==> 02-10 <==
==> flow/design.v <==
`timescale 1ns / 1ps
module rotator
    #( 
    parameter DATA_WIDTH    = 12,
    parameter ANGLE_WIDTH   = 16,
    parameter ROTATOR_NUMBER = 1
    )(  
    input                                   clk,
    input                                   rst,
    input  wire signed [DATA_WIDTH:0]       x_i,
    input  wire signed [DATA_WIDTH:0]       y_i,
    input  wire signed [ANGLE_WIDTH:0]      z_i,
    input              [1:0]                quarter_in,
    input  wire        [ANGLE_WIDTH:0]      atan,
    output reg signed  [DATA_WIDTH:0]       x_o,
    output reg signed  [DATA_WIDTH:0]       y_o,
    output reg signed  [ANGLE_WIDTH:0]      z_o,
    output reg         [1:0]                quarter_out
);
wire signed [DATA_WIDTH:0] shifted_x;
wire signed [DATA_WIDTH:0] shifted_y;
assign shifted_x = x_i >>> ROTATOR_NUMBER;
assign shifted_y = y_i >>> ROTATOR_NUMBER;
always@(posedge clk)begin
    if (rst) begin
        x_o <= 0;
        y_o <= 0;
        z_o <= 0;
        quarter_out <=0;
    end else begin
        quarter_out <= quarter_in;
        if (z_i > 0) begin
            x_o <= x_i - shifted_y;
            y_o <= y_i + shifted_x;
            z_o <= z_i - atan;
        end else begin
            x_o <= x_i + shifted_y;
            y_o <= y_i - shifted_x;
            z_o <= z_i + atan;
        end
    end
end
endmodule
`timescale 1ns / 1ps
module cordic#(
    parameter DATA_WIDTH    = 12,
    parameter ANGLE_WIDTH   = 16
    )(
    input                           clk,
    input                           rst,
    input  signed [DATA_WIDTH:0]    x_i,
    input         [1:0]             quarter_in,
    input         [ANGLE_WIDTH-1:0]   theta_i,  
    output signed [DATA_WIDTH:0]    x_o,
    output signed [DATA_WIDTH:0]    y_o,
    output        [1:0]             quarter_out
    );
parameter ROTATORS_COUNT = 16;
genvar i;
wire signed   [DATA_WIDTH:0]  x_wire     [ROTATORS_COUNT:0]; 
wire signed   [DATA_WIDTH:0]  y_wire     [ROTATORS_COUNT:0]; 
wire signed   [ANGLE_WIDTH:0] z_wire     [ROTATORS_COUNT:0]; 
wire          [1:0]           quarter    [ROTATORS_COUNT:0]; 
assign x_wire[0][DATA_WIDTH:0] = x_i[DATA_WIDTH:0];
assign y_wire[0][DATA_WIDTH:0] = 0;
assign z_wire[0][ANGLE_WIDTH:0] = theta_i[ANGLE_WIDTH-1:0];
assign quarter[0][1:0] = quarter_in[1:0];
assign x_o[DATA_WIDTH:0] = x_wire[ROTATORS_COUNT][DATA_WIDTH:0];
assign y_o[DATA_WIDTH:0] = y_wire[ROTATORS_COUNT][DATA_WIDTH:0];
assign quarter_out[1:0] = quarter[ROTATORS_COUNT][1:0];
generate
    for(i=0; i < ROTATORS_COUNT; i = i + 1) begin
        rotator
        #( 
        .DATA_WIDTH    (DATA_WIDTH),
        .ANGLE_WIDTH   (ANGLE_WIDTH),
        .ROTATOR_NUMBER(i)
        ) rotator (  
        .clk        ( clk ),
        .rst        ( rst ),
        .x_i        ( x_wire[i][DATA_WIDTH:0]   ),
        .y_i        ( y_wire[i][DATA_WIDTH:0]   ),
        .z_i        ( z_wire[i][ANGLE_WIDTH:0]  ),
        .quarter_in (quarter[i]                 ),
        .atan       ( tanangle(i)               ),
        .x_o        ( x_wire[i+1][DATA_WIDTH:0] ),
        .y_o        ( y_wire[i+1][DATA_WIDTH:0] ),
        .z_o        ( z_wire[i+1][ANGLE_WIDTH:0]),
        .quarter_out( quarter[i+1]              )
        );
    end
endgenerate
function [ANGLE_WIDTH:0] tanangle;
    input [3:0] i;
begin
    case (i)
    4'b0000: tanangle = 25723;  
    4'b0001: tanangle = 15204;  
    4'b0010: tanangle = 8028;  
    4'b0011: tanangle = 4076;  
    4'b0100: tanangle = 2045;  
    4'b0101: tanangle = 1022;  
    4'b0110: tanangle = 511;  
    4'b0111: tanangle = 256;  
    4'b1000: tanangle = 128;  
    4'b1001: tanangle = 65;  
    4'b1010: tanangle = 32;  
    4'b1011: tanangle = 16;  
    4'b1100: tanangle = 8;  
    4'b1101: tanangle = 4;  
    4'b1110: tanangle = 2;  
    4'b1111: tanangle = 1;  
    endcase
    end
endfunction
endmodule
`timescale 1ns / 1ps
module Sine_wave
    #(
        parameter DATA_WIDTH    = 12,
        parameter ANGLE_WIDTH   = 16
    )(
    input                       clk,
    input                       reset,
    input                       ce,
    input  [DATA_WIDTH:0]       ampl,  
    input  [ANGLE_WIDTH-1:0]    step,  
    output [DATA_WIDTH:0]    sin_wave,
    output [DATA_WIDTH:0]    cos_wave   
);
localparam  MID_LVL = 2 << (DATA_WIDTH-1);
localparam angle_90 = 51315; 
wire signed [DATA_WIDTH:0] Xo_cordic, Yo_cordic;
reg [ANGLE_WIDTH-1:0] angle ;
wire [1:0] quarter;
localparam QUARTER_1 = 0;
localparam QUARTER_2 = 1;
localparam QUARTER_3 = 2;
localparam QUARTER_4 = 3;
reg [2:0] state;
cordic # (
    .DATA_WIDTH    (DATA_WIDTH),
    .ANGLE_WIDTH   (ANGLE_WIDTH)
    ) cordic ( 
    .clk        ( clk), 
    .rst        ( reset      ),
    .x_i        ( ampl       ), 
    .quarter_in ( state      ),
    .theta_i    ( angle      ),
    .x_o        ( Xo_cordic  ), 
    .y_o        ( Yo_cordic  ),
    .quarter_out( quarter    )
);
assign sin_wave = (quarter == QUARTER_1) | (quarter == QUARTER_2) ? MID_LVL + Yo_cordic : MID_LVL -Yo_cordic;
assign cos_wave = (quarter == QUARTER_1) | (quarter == QUARTER_4) ? MID_LVL + Xo_cordic : MID_LVL -Xo_cordic;
always@(posedge clk)begin
    if (!ce) begin
    end else if (reset) begin
        state <= QUARTER_1;
        angle <= 0;
    end else begin
        case (state)
            QUARTER_1: begin
                if (angle < angle_90 - step)
                    angle <= angle + step;
                else begin
                    state <= QUARTER_2;
                end
            end
            QUARTER_2: begin
                if (angle > step)
                    angle <= angle - step;
                else begin
                    state <= QUARTER_3;
                end
            end
            QUARTER_3: begin
                if (angle < angle_90 - step)
                    angle <= angle + step;
                else begin
                    state <= QUARTER_4;
                end
            end
            QUARTER_4: begin
                if (angle > step)
                    angle <= angle - step;
                else begin
                    state <= QUARTER_1;
                end
            end
        endcase
    end
end
endmodule
==> flow/run.sh <==
#!/bin/bash
# the make line also repeats each setting of config.mk as NAME=value (left out here)
make -C /OpenROAD-flow-scripts/flow DESIGN_CONFIG=/design/flow/config.mk WORK_HOME=/design/flow/orfs CLKGATE_MAP_FILE= finish
==> flow/config.mk <==
export PLATFORM = sky130hd
export DESIGN_NAME = Sine_wave
export DESIGN_NICKNAME = Sine_wave
export VERILOG_FILES = /design/flow/design.v
export SDC_FILE = /design/flow/constraint.sdc
export NUM_CORES = 4
export LEC_CHECK = 0
export CAP_MARGIN = 0
export CELL_PAD_IN_SITES_DETAIL_PLACEMENT = 1
export CORE_MARGIN = 2
export CORE_UTILIZATION = 40
export CTS_CLUSTER_DIAMETER = 25
export GPL_ROUTABILITY_DRIVEN = 0
export GPL_TIMING_DRIVEN = 0
export HOLD_SLACK_MARGIN = 0.01
export MAX_ROUTING_LAYER = met5
export MIN_ROUTING_LAYER = met2
export SETUP_SLACK_MARGIN = 1.29
export SLEW_MARGIN = 30
export TNS_END_PERCENT = 20
==> flow/constraint.sdc <==
create_clock -name core_clock -period 4.37 [get_ports {clk}]
set_input_delay 0.8740 -clock core_clock [delete_from_list [all_inputs] [get_ports {clk}]]
set_output_delay 0.8740 -clock core_clock [all_outputs]
set_load 0.01 [all_outputs]
==> 06-16 (differences from 02-10) <==
ABC_AREA = 1   (was default)
CAP_MARGIN = 20   (was 0)
CELL_PAD_IN_SITES_DETAIL_PLACEMENT = default   (was 1)
CORE_UTILIZATION = 71   (was 40)
CTS_CLUSTER_DIAMETER = default   (was 25)
GPL_ROUTABILITY_DRIVEN = default   (was 0)
GPL_TIMING_DRIVEN = default   (was 0)
HOLD_SLACK_MARGIN = default   (was 0.01)
MAX_ROUTING_LAYER = default   (was met5)
MIN_ROUTING_LAYER = default   (was met2)
PLACE_DENSITY = 0.62   (was default)
SETUP_SLACK_MARGIN = -0.01   (was 1.29)
SLEW_MARGIN = 20   (was 30)
TNS_END_PERCENT = default   (was 20)
==> flow/constraint.sdc (replaced) <==
create_clock -name core_clock -period 3.19 [get_ports {clk}]
set_input_delay 0.6380 -clock core_clock [delete_from_list [all_inputs] [get_ports {clk}]]
set_output_delay 0.6380 -clock core_clock [all_outputs]
set_load 0.01 [all_outputs]
==> 11-20 (differences from 02-10) <==
CAP_MARGIN = 5   (was 0)
CELL_PAD_IN_SITES_DETAIL_PLACEMENT = default   (was 1)
CORE_UTILIZATION = 72   (was 40)
CTS_CLUSTER_DIAMETER = default   (was 25)
GPL_ROUTABILITY_DRIVEN = default   (was 0)
GPL_TIMING_DRIVEN = default   (was 0)
HOLD_SLACK_MARGIN = default   (was 0.01)
MAX_ROUTING_LAYER = default   (was met5)
MIN_ROUTING_LAYER = default   (was met2)
SETUP_SLACK_MARGIN = default   (was 1.29)
SLEW_MARGIN = 20   (was 30)
TNS_END_PERCENT = default   (was 20)
==> flow/constraint.sdc (replaced) <==
create_clock -name core_clock -period 2.99 [get_ports {clk}]
set_input_delay 0.5980 -clock core_clock [delete_from_list [all_inputs] [get_ports {clk}]]
set_output_delay 0.5980 -clock core_clock [all_outputs]
set_load 0.01 [all_outputs]
==> qor summary <==
quantity	02-10	11-20	06-16
Run status	did not finish	did not finish	finished clean
Failing step	global routing (5_1_grt)	clock tree synthesis (4_1_cts)	-
Post-place setup slack	-0.122 ns	-0.869 ns	-0.296 ns
Vertical die dimension	354 um	265 um	272 um
Simple-gate share of the synthesized area	19.0%	19.0%	24.4%
Post-synthesis average cell area	8.52 um^2	8.52 um^2	6.85 um^2
CORE AREA	0.122 mm^2	0.0672 mm^2	0.0712 mm^2
Xor/xnor cell area share of the yosys netlist	10.6%	10.6%	2.24%
CTS H-tree depth	4	-	3
Inst Count DP	7,429	7,600	8,454
Buffers on Ports	56	57	57
Adder-cell share of the synthesized area	18.1%	18.1%	17.4%
Number of clock buffers inserted by TritonCTS	200	-	77
Synth Seq Share	29.8%	29.8%	28.7%
